==> inputs of job 381 <==
## calc_logic
module calc_logic(
   input clk,
   input rst,
   input [4:0] keycode,
   input newkey,
   output [15:0] Xdisplay,
   output LED_NEG_digit,
   output LED_OVW
   );
   localparam[4:0] KEY_CE = 5'b01100,
                   KEY_CA = 5'b00100,
                   KEY_MULTI = 5'b01001,
                   KEY_SUB = 5'b01010,
                   KEY_ADD = 5'b01011,
                   KEY_SQR = 5'b00001,
                   KEY_CH_SIGN = 5'b00010,
                   KEY_EQUALS = 5'b00011;
   reg signed [17:0] X, nextX, Y, nextY, ANS;
   reg [1:0] OP, nextOP;
   wire ADD = (OP == KEY_ADD [1:0]);
   wire SUB = (OP == KEY_SUB [1:0]);
   wire MULTI = (OP == KEY_MULTI [1:0]);        
   wire OP_T2 = (newkey && (keycode[4:2] == 3'b010) );
   wire CA = (newkey && (keycode == KEY_CA) );             
   wire CE = (newkey && (keycode == KEY_CE) );
   wire digit = (newkey && (keycode[4] == 1'b1) );
   wire EQUALS = (newkey && (keycode == KEY_EQUALS) );
   wire SQR = (newkey && (keycode == KEY_SQR) );
   wire CH_SIGN = (newkey && (keycode == KEY_CH_SIGN) );
   wire [6:0] CONTROL = {CE, CA, OP_T2, digit, EQUALS, SQR, CH_SIGN};  
   wire signed [17:0] ANS_ADD, ANS_MULTI, ANS_SUB, ANS_SQR, ANS_CH_SIGN;
   assign ANS_ADD = X+Y;
   assign ANS_SUB = Y-X;
   assign ANS_MULTI = X*Y;
   assign ANS_SQR = X*X;
   assign ANS_CH_SIGN = X*-1;  
   assign LED_OVW = X[16]; 
   assign Xdisplay = X[15:0];
   assign LED_NEG_digit = X[17];  
   always @ (ADD, MULTI, SUB, ANS_ADD, ANS_MULTI, ANS_SUB, X)
       case({ADD, SUB, MULTI})
           3'b100: ANS = ANS_ADD;
           3'b010: ANS = ANS_SUB;
           3'b001: ANS = ANS_MULTI;
           default: ANS = X;
       endcase   
   always @ (CONTROL, X, keycode, ANS, ANS_SQR, ANS_CH_SIGN)
       casez(CONTROL)
           7'b1000000: nextX = 18'b0;
           7'b?1?????: nextX = 18'b0;
           7'b0010000: nextX = 18'b0;
           7'b0001000: nextX = {X[12:0], keycode[3:0]};  
           7'b0000100: nextX = ANS;
           7'b0000010: nextX = ANS_SQR;
           7'b0000001: nextX = ANS_CH_SIGN;
           default: nextX = X;
       endcase
   always @ (posedge clk or posedge rst)
   begin
  ...
make LEC_CHECK=0 ABC_AREA=1 CAP_MARGIN=20 CELL_PAD_IN_SITES_GLOBAL_PLACEMENT=1 CORE_ASPECT_RATIO=0.55 CORE_MARGIN=4 CORE_UTILIZATION=28 CTS_CLUSTER_DIAMETER=264 GPL_ROUTABILITY_DRIVEN=0 HOLD_SLACK_MARGIN=-0.04 SETUP_SLACK_MARGIN=2.19 SLEW_MARGIN=20 TNS_END_PERCENT=55 finish   # period 8.0 ns
run.sh (not shown) runs the stock make flow with config.mk's settings and CLKGATE_MAP_FILE=.
==> inputs of job 9933, as changes to job 381 <==
- ABC_AREA: 1 -> default
- CELL_PAD_IN_SITES_GLOBAL_PLACEMENT: 1 -> 3
- CORE_ASPECT_RATIO: 0.55 -> default
- CORE_MARGIN: 4 -> 2
- CORE_UTILIZATION: 28 -> 40
- CTS_CLUSTER_DIAMETER: 264 -> 385
- CTS_CLUSTER_SIZE: default -> 66
- GPL_ROUTABILITY_DRIVEN: 0 -> default
- HOLD_SLACK_MARGIN: -0.04 -> default
- PLACE_DENSITY: default -> 0.39
- SETUP_SLACK_MARGIN: 2.19 -> -0.77
- TNS_END_PERCENT: 55 -> default
==> inputs of job 7939, as changes to job 381 <==
- CELL_PAD_IN_SITES_DETAIL_PLACEMENT: default -> 2
- CELL_PAD_IN_SITES_GLOBAL_PLACEMENT: 1 -> 2
- CORE_ASPECT_RATIO: 0.55 -> 1.25
- CORE_MARGIN: 4 -> 5
- CORE_UTILIZATION: 28 -> 40
- CTS_CLUSTER_DIAMETER: 264 -> 359
- CTS_CLUSTER_SIZE: default -> 61
- HOLD_SLACK_MARGIN: -0.04 -> default
- PLACE_DENSITY: default -> 0.47
- SETUP_SLACK_MARGIN: 2.19 -> default
- SLEW_MARGIN: 20 -> 40
- TNS_END_PERCENT: 55 -> default
==> summary of the runs <==
In job 9933 the combinational power is smaller than in job 7939, by about 26%.
Area after synthesis is the same in job 7939 and job 381.
Sequential share of layout area: job 9933 > job 7939 > job 381.
The highest sequential power belongs to job 7939, the lowest to job 9933.
==> figures <==
metric	job 381	job 9933	job 7939
Post-CTS setup buffers	21	0	0
Per-instance average area after synthesis	6.89 um^2	8.68 um^2	6.89 um^2
Power in the clock group	220 uW	267 uW	243 uW
Setup skew after layout	0.00890 ns	0.00953 ns	0.00714 ns
Tool warnings	32	33	33
Peak per-stage delay on the critical path	0.55 ns	0.99 ns	0.82 ns
Cell Int Power	706 uW	687 uW	691 uW
Run status	complete, no violations	complete, no violations	complete, no violations
Antenna diode count	1	0	0
Number of clock buffers in the layout	6	5	7
No activity file was given, so power comes from the tool's default toggle rates.
